--- design/flow/design.v ---
`timescale 1ns/1ps
module solution (
    input clk,
    input rst,
    input row_valid,
    input [281:0] row_data,
    output reg [63:0] splitters_hit,
    output reg done
);
    localparam WIDTH = 141;
    localparam HEIGHT = 142;
    localparam ROW_BITS = 282;
    reg [31:0] y;
    reg [WIDTH-1:0] active_mask;
    reg [ROW_BITS-1:0] current_row_data;
    wire [WIDTH-1:0] next_active;
    wire [15:0]      row_hit_count;  
    genvar i;
    wire [WIDTH-1:0] effective_active;
    wire [WIDTH-1:0] is_split;
    wire [WIDTH-1:0] beam_throwing_left;  
    wire [WIDTH-1:0] beam_throwing_right;  
    wire [WIDTH-1:0] beam_passing_down;    
    generate
        for (i=0; i<WIDTH; i=i+1) begin : cells
            wire [1:0] code = current_row_data[2*i+1 : 2*i];
            assign is_split[i] = (code == 2'd1);
            wire is_source = (code == 2'd2);
            assign effective_active[i] = active_mask[i] | is_source;
            assign beam_throwing_left[i]  = effective_active[i] & is_split[i];
            assign beam_throwing_right[i] = effective_active[i] & is_split[i];
            assign beam_passing_down[i]   = effective_active[i] & (~is_split[i]);
        end
    endgenerate
    generate
        for (i=0; i<WIDTH; i=i+1) begin : routing
            wire from_left;
            wire from_right;
            wire from_up;
            if (i == 0) assign from_left = 0;
            else assign from_left = beam_throwing_right[i-1];  
            if (i == WIDTH-1) assign from_right = 0;
            else assign from_right = beam_throwing_left[i+1];  
            assign from_up = beam_passing_down[i];
            assign next_active[i] = from_left | from_right | from_up;
        end
    endgenerate
    reg [15:0] pop_count;
    integer k;
    always @(*) begin
        pop_count = 0;
        for (k=0; k<WIDTH; k=k+1) begin
            if (effective_active[k] && is_split[k]) begin
                pop_count = pop_count + 1;
            end
        end
    end
    always @(posedge clk) begin
        if (rst) begin
            y <= 0;
            active_mask <= 0;
            splitters_hit <= 0;
            done <= 0;
        end else begin
            if (!done && row_valid) begin
                splitters_hit <= splitters_hit + pop_count;
                active_mask <= next_active;
                if (y == HEIGHT - 1) begin
                    done <= 1;
                end else begin
                    y <= y + 1;
                end
            end
        end
    end
    always @(*) begin
        current_row_data = row_data;
    end
endmodule
--- design/flow/run.sh ---
#!/bin/bash
# the make line also repeats each setting of config.mk as NAME=value (left out here)
make -C /OpenROAD-flow-scripts/flow DESIGN_CONFIG=/design/flow/config.mk WORK_HOME=/design/flow/orfs CLKGATE_MAP_FILE= finish
--- design/flow/config.mk ---
export PLATFORM = sky130hd
export DESIGN_NAME = solution
export DESIGN_NICKNAME = solution
export VERILOG_FILES = /design/flow/design.v
export SDC_FILE = /design/flow/constraint.sdc
export NUM_CORES = 4
export LEC_CHECK = 0
export CAP_MARGIN = 20
export CORE_ASPECT_RATIO = 1.1
export CORE_MARGIN = 2
export CORE_UTILIZATION = 71
export CTS_CLUSTER_DIAMETER = 78
export HOLD_SLACK_MARGIN = 0.22
export MIN_ROUTING_LAYER = met2
export PLACE_DENSITY = 0.8
export SLEW_MARGIN = 20
export TNS_END_PERCENT = 70
--- design/flow/constraint.sdc ---
create_clock -name core_clock -period 95.0 [get_ports {clk}]
set_input_delay 19.0000 -clock core_clock [delete_from_list [all_inputs] [get_ports {clk}]]
set_output_delay 19.0000 -clock core_clock [all_outputs]
set_load 0.01 [all_outputs]
==> results_dict.tcl, run 1 <==
# flow metrics
set metrics [dict create \
    status "aborted with a tool error" \
    lastStage "global routing (5_1_grt)" \
    firstError "[ERROR GRT-0232] Routing congestion too high. Check the congestion heatmap in the GUI." \
    place_ws_ns -3.57 \
    root_buffer "clkbuf_16" \
    synth.distinct_cells 151 \
    mux_share 0.0261 \
    synthCells 7969 \
    aoi_share 0.184 \
    ys_ff 238 \
    core_sq_um 80600 \
    xor_share 0.307 \
    syn_area_per_cell_sq_um 7.28 \
    ys_chip_area_sq_um 58000 \
    ys_sh_adder 0.0367 \
    place.port_buffers 349 \
    place.gp.congestion 1.03 \
    topCombFamilyByArea "simple AND/OR/NAND/NOR gates" \
    grt_overflow_total 285 \
    syn-cell-area_sq_um 58000 \
    top_area_cell "xnor2_1" \
    io_pins 350 \
    dp_hpwl_microns 132000 \
    grtUsageTotal 0.756 \
    flop_cell "dfxtp_1" \
    chipHeight_microns 304 \
    clock_sinks 238 \
    ys_seq_share 0.0821 \
    cts_buffers 34 \
    ys_sh_simple 0.327 \
    ys_top_cells_by_count "nor2_1 (958), xnor2_1 (893), nand2_1 (850)" \
    synth_top_area_share 0.135 \
    yosysMostFrequentCell "nor2_1" \
    fp_util 0.720 \
    clock_tree.buffer_depth 3 \
    yosysWarnings 1 \
    die_w_microns 277 \
    async_flop_share 0 \
    ys_cells 7969 \
    h-tree-depth 2 \
    cts_hold_buf 0 \
    chip_area_sq_um 84000 \
    placementRows 109 \
    synth-edff-count 0 \
    syn_nets 8415 \
    area_leaders "xnor2_1 (13%), dfxtp_1 (8.2%), xor2_1 (6.4%)" \
]
[through the flow]
| stage | area (sq um) | utilization | instances |
|---|---|---|---|
| after CTS | 67500 | 0.838 | 9666 |
| after detailed placement | 65200 | 0.809 | 9521 |
| after global placement | 65200 | 0.809 | 9521 |
| after floorplan | 58500 | - | 7969 |
[metal layers]
metal,GRT usage,overflow
met5,0.457,25
met4,0.534,78
met2,0.835,56
met3,0.828,126
met1,-,-
[what timing repair did]
| item | CTS |
|---|---|
| pin swaps | 153 |
| gates resized | 116 |
| setup endpoints to repair | 63 |
| setup buffers | 85 |
==> run 2, diff against run 1 <==
ABC_AREA = 1   (was unset)
CORE_ASPECT_RATIO = unset   (was 1.1)
CORE_UTILIZATION = 72   (was 71)
CTS_CLUSTER_DIAMETER = unset   (was 78)
HOLD_SLACK_MARGIN = unset   (was 0.22)
MIN_ROUTING_LAYER = unset   (was met2)
PLACE_DENSITY = unset   (was 0.8)
PLACE_DENSITY_LB_ADDON = 0.19   (was unset)
TNS_END_PERCENT = 5   (was 70)
clock period = 85.0 ns   (was 95.0 ns; I/O delays follow)
==> run 2 against run 1 <==
  * The layout now fails its checks (setup timing)
  * Area after synthesis shrank 2.2%
  * Die area shrank 3.5%
  * Synthesized cell count grew 34%
==> results_dict.tcl, run 2 <==
# implementation run metrics
set metrics [dict create \
    drc_errors 0 \
    die_w_microns 285 \
    async_flop_share 0 \
    clk_latency_ns 0.72 \
    io_pins 350 \
    critPathSlowestCell "nor3_1" \
    slew_headroom 0.175 \
    grt_max_degree 123 \
    drt_iter0_drc 9445 \
    status "complete, but fails checks" \
    drt_pass1_iterations 20 \
    final_cell_area_sq_um 69800 \
    p_seq_frac 0.088 \
    chipHeight_microns 285 \
    max_slew.worst_pin.slew_ns 1.24 \
    grt_overflow_total 0 \
    yosysWarnings 1 \
    place_inst 12500 \
    synth_top_area_share 0.172 \
    clock_sinks 238 \
    syn_area_per_cell_sq_um 5.32 \
    rr_endpoint "splitters_hit[54]" \
    ys_sh_simple 0.644 \
    yosysMostFrequentCell "nand2_1" \
    cts_tree "done" \
    setup_violations 63 \
    ys_sh_adder 0.0356 \
    internal-power_mw 0.638 \
    clkTransAtPathRegs_ns 0.07 \
    crit_required_ns 85.54 \
    place.port_buffers 349 \
    hold_class "register to register" \
    ys_cells 10700 \
    flop_cell "dfxtp_1" \
    rsz0062_at_grt "yes" \
    tool_warnings 37 \
    placementRows 102 \
    finalHoldViolations 0 \
    slowest_delay_ns 0.93 \
    top_area_cell "nand2_1" \
    maxPowerGroup "combinational logic" \
    synth-edff-count 0 \
    fill_cells 4045 \
    finalNetCount 12000 \
    critical_path_class "input port to register" \
    synth.distinct_cells 56 \
    hold_depth 2 \
    cts_hold_buf 0 \
    ys_seq_share 0.0839 \
    p_comb_mw 1.13 \
    finalPower_mw 1.41 \
    hp-start "active_mask[92]" \
    maxCapViolations 0 \
    cp-end-kind "register" \
    clock_tree.buffer_depth 3 \
    maxSlewViolCount 0 \
    syn_nets 11100 \
    ys_chip_area_sq_um 56800 \
    worst-r2r-cell-count 523 \
    antenna_found_initial 32 \
    grt_pass1_vias 66700 \
    p_clk_frac 0.110 \
    min_period_ns 95.75 \
    ys_top_cells_by_count "nand2_1 (2604), inv_1 (2096), nor2_1 (1275)" \
    topCombFamilyByArea "simple AND/OR/NAND/NOR gates" \
    place.gp.congestion 0.951 \
    via_count 76600 \
    chip_area_sq_um 81100 \
    p_comb_frac 0.802 \
    via_per_inst 6.05 \
    max_freq_ghz 0.0104 \
    mux_share 0 \
    timing.reg2reg.setup_slack_ns 5.41 \
    crit_buf_inv 106 \
    p_sw_mw 0.770 \
    cp-startpoint "row_data[5]" \
    stdcell_count 12700 \
    reg2reg_from "active_mask[1]" \
    wirelength_microns 204000 \
    fp_util 0.730 \
    max-vdd-ir-drop_uv 23.0 \
    core_sq_um 77700 \
    ant_nets 0 \
    area_leaders "nand2_1 (17%), inv_1 (14%), nand3_1 (11%)" \
    area_delta_synth_final_pct 22.9 \
    cp-endpoint "splitters_hit[54]" \
    powerSeq_mw 0.123 \
    crit_family "simple AND/OR/NAND/NOR gates" \
    fin_ws_ns -10.75 \
    cts_buffers 31 \
    h-tree-depth 1 \
    pg_clk_mw 0.155 \
    crit_fanout 6 \
    swShare 0.547 \
    min_to "active_mask[92]" \
    xor_share 0.00417 \
    aoi_share 0.0837 \
    grt_pass1_wl_microns 272000 \
    place_ws_ns -9.76 \
    fin_worst_skew_ns 0.0692 \
    so_faults "setup timing" \
    synthCells 10700 \
    period_used_share 1.13 \
    ys_ff 238 \
    grtUsageTotal 0.373 \
    cp_num_cells 521 \
    dpl_cell_area_sq_um 66100 \
    dp_hpwl_microns 125000 \
    syn-cell-area_sq_um 56800 \
    power.density_nw_per_um2 20.2 \
    avgRoutedWirePerCell_microns 16.1 \
    cpMostUsedCell "ha_4" \
    worstPathArrival_ns 96.29 \
    leakage_nw 32.3 \
    setup.worst_path.start_class "input port" \
    root_buffer "clkbuf_16" \
]
==> run 2: what timing repair did <==
item	in CTS	in global routing
endpoints found under the hold margin	0	0
pin swaps	28	169
setup endpoints to repair	63	63
gates cloned	0	0
resized	80	322
setup buffers	19	70
==> run 2: cell type report <==
class | instances | area, sq um | area share
Inverter | 2170 | 8260 | 0.118
Tap cell | 1040 | 1300 | 0.0187
Multi-Input combinational cell | 8210 | 46500 | 0.667
Timing Repair Buffer | 912 | 7730 | 0.111
Antenna cell | 25 | 62.6 | 0.000897
Clock inverter | 19 | 240 | 0.00344
Clock buffer | 39 | 856 | 0.0123
Sequential cell | 238 | 4760 | 0.0683
==> run 2: metal layers <==
layer | track usage | wire, microns
met1 | 0.402 | 70600
met2 | 0.705 | 91700
met3 | 0.0476 | 22600
met4 | 0.199 | 18600
met5 | 0 | 649
==> run 2: per-stage QoR <==
stage	hold WS, ns	setup TNS [ns]	utilization
after floorplan	0.444	-283.51	-
after detailed placement	0.461	-573.87	0.851
after CTS	0.475	-500.44	0.870
after global placement	0.453	-389.46	0.851
after global routing	0.503	-755.55	0.897
final	0.485	-634.29	0.898
==> run 3, diff against run 2 <==
CAP_MARGIN = 0   (was 20)
CORE_ASPECT_RATIO = 1.1   (was unset)
CORE_MARGIN = 3   (was 2)
CORE_UTILIZATION = 71   (was 72)
CTS_CLUSTER_DIAMETER = 78   (was unset)
CTS_CLUSTER_SIZE = 74   (was unset)
GPL_ROUTABILITY_DRIVEN = 0   (was unset)
HOLD_SLACK_MARGIN = 0.22   (was unset)
MIN_ROUTING_LAYER = met2   (was unset)
PLACE_DENSITY_LB_ADDON = unset   (was 0.19)
TNS_END_PERCENT = 95   (was 5)
clock period = 90.2 ns   (was 85.0 ns; I/O delays follow)
==> run 3 against run 2 <==
  * The run now fails in global routing (5_1_grt)
  * Synthesized cell count is the same
  * Die area up 2.8%
  * Area after synthesis stayed put
==> results_dict.tcl, run 3 <==
# flow metrics
set metrics [dict create \
    status "aborted with a tool error" \
    clock_tree.buffer_depth 3 \
    ys_chip_area_sq_um 56800 \
    lastStage "global routing (5_1_grt)" \
    ys_sh_adder 0.0356 \
    flop_cell "dfxtp_1" \
    area_leaders "nand2_1 (17%), inv_1 (14%), nand3_1 (11%)" \
    ys_top_cells_by_count "nand2_1 (2604), inv_1 (2096), nor2_1 (1275)" \
    syn-cell-area_sq_um 56800 \
    firstError "[ERROR GRT-0116] Global routing finished with congestion. Check the congestion regions in the DRC Viewer." \
    yosysMostFrequentCell "nand2_1" \
    chipHeight_microns 303 \
    syn_area_per_cell_sq_um 5.32 \
    xor_share 0.00417 \
    async_flop_share 0 \
    grtUsageTotal 0.566 \
    mux_share 0 \
    fp_util 0.718 \
    yosysWarnings 1 \
    syn_nets 11100 \
    core_sq_um 79100 \
    topCombFamilyByArea "simple AND/OR/NAND/NOR gates" \
    place_ws_ns -5.34 \
    h-tree-depth 1 \
    grt_overflow_total 2 \
    ys_cells 10700 \
    ys_sh_simple 0.644 \
    root_buffer "clkbuf_16" \
    synthCells 10700 \
    dp_hpwl_microns 122000 \
    top_area_cell "nand2_1" \
    synth_top_area_share 0.172 \
    cts_buffers 25 \
    aoi_share 0.0837 \
    synth.distinct_cells 56 \
    placementRows 108 \
    chip_area_sq_um 83400 \
    io_pins 350 \
    clock_sinks 238 \
    ys_seq_share 0.0839 \
    ys_ff 238 \
    place.port_buffers 349 \
    die_w_microns 276 \
    synth-edff-count 0 \
    cts_hold_buf 0 \
]
-- run 3: per-stage QoR --
stage	std cells	util	total power [mW]	instance area [sq um]
after detailed placement	12400	0.827	0.970	65400
after global placement	12400	0.827	0.919	65400
after floorplan	10700	-	0.740	58100
after CTS	12500	0.848	1.13	67100
-- run 3: timing repair --
item	CTS
setup buffers	41
gates resized	112
setup endpoints to repair	63
pin swaps	60
-- run 3: metal layers --
layer | GRT overflow | global-route usage
met5 | 0 | 0.173
met4 | 1 | 0.250
met3 | 0 | 0.649
met2 | 1 | 0.695
met1 | - | -
Power is estimated from default activity; no workload was simulated.
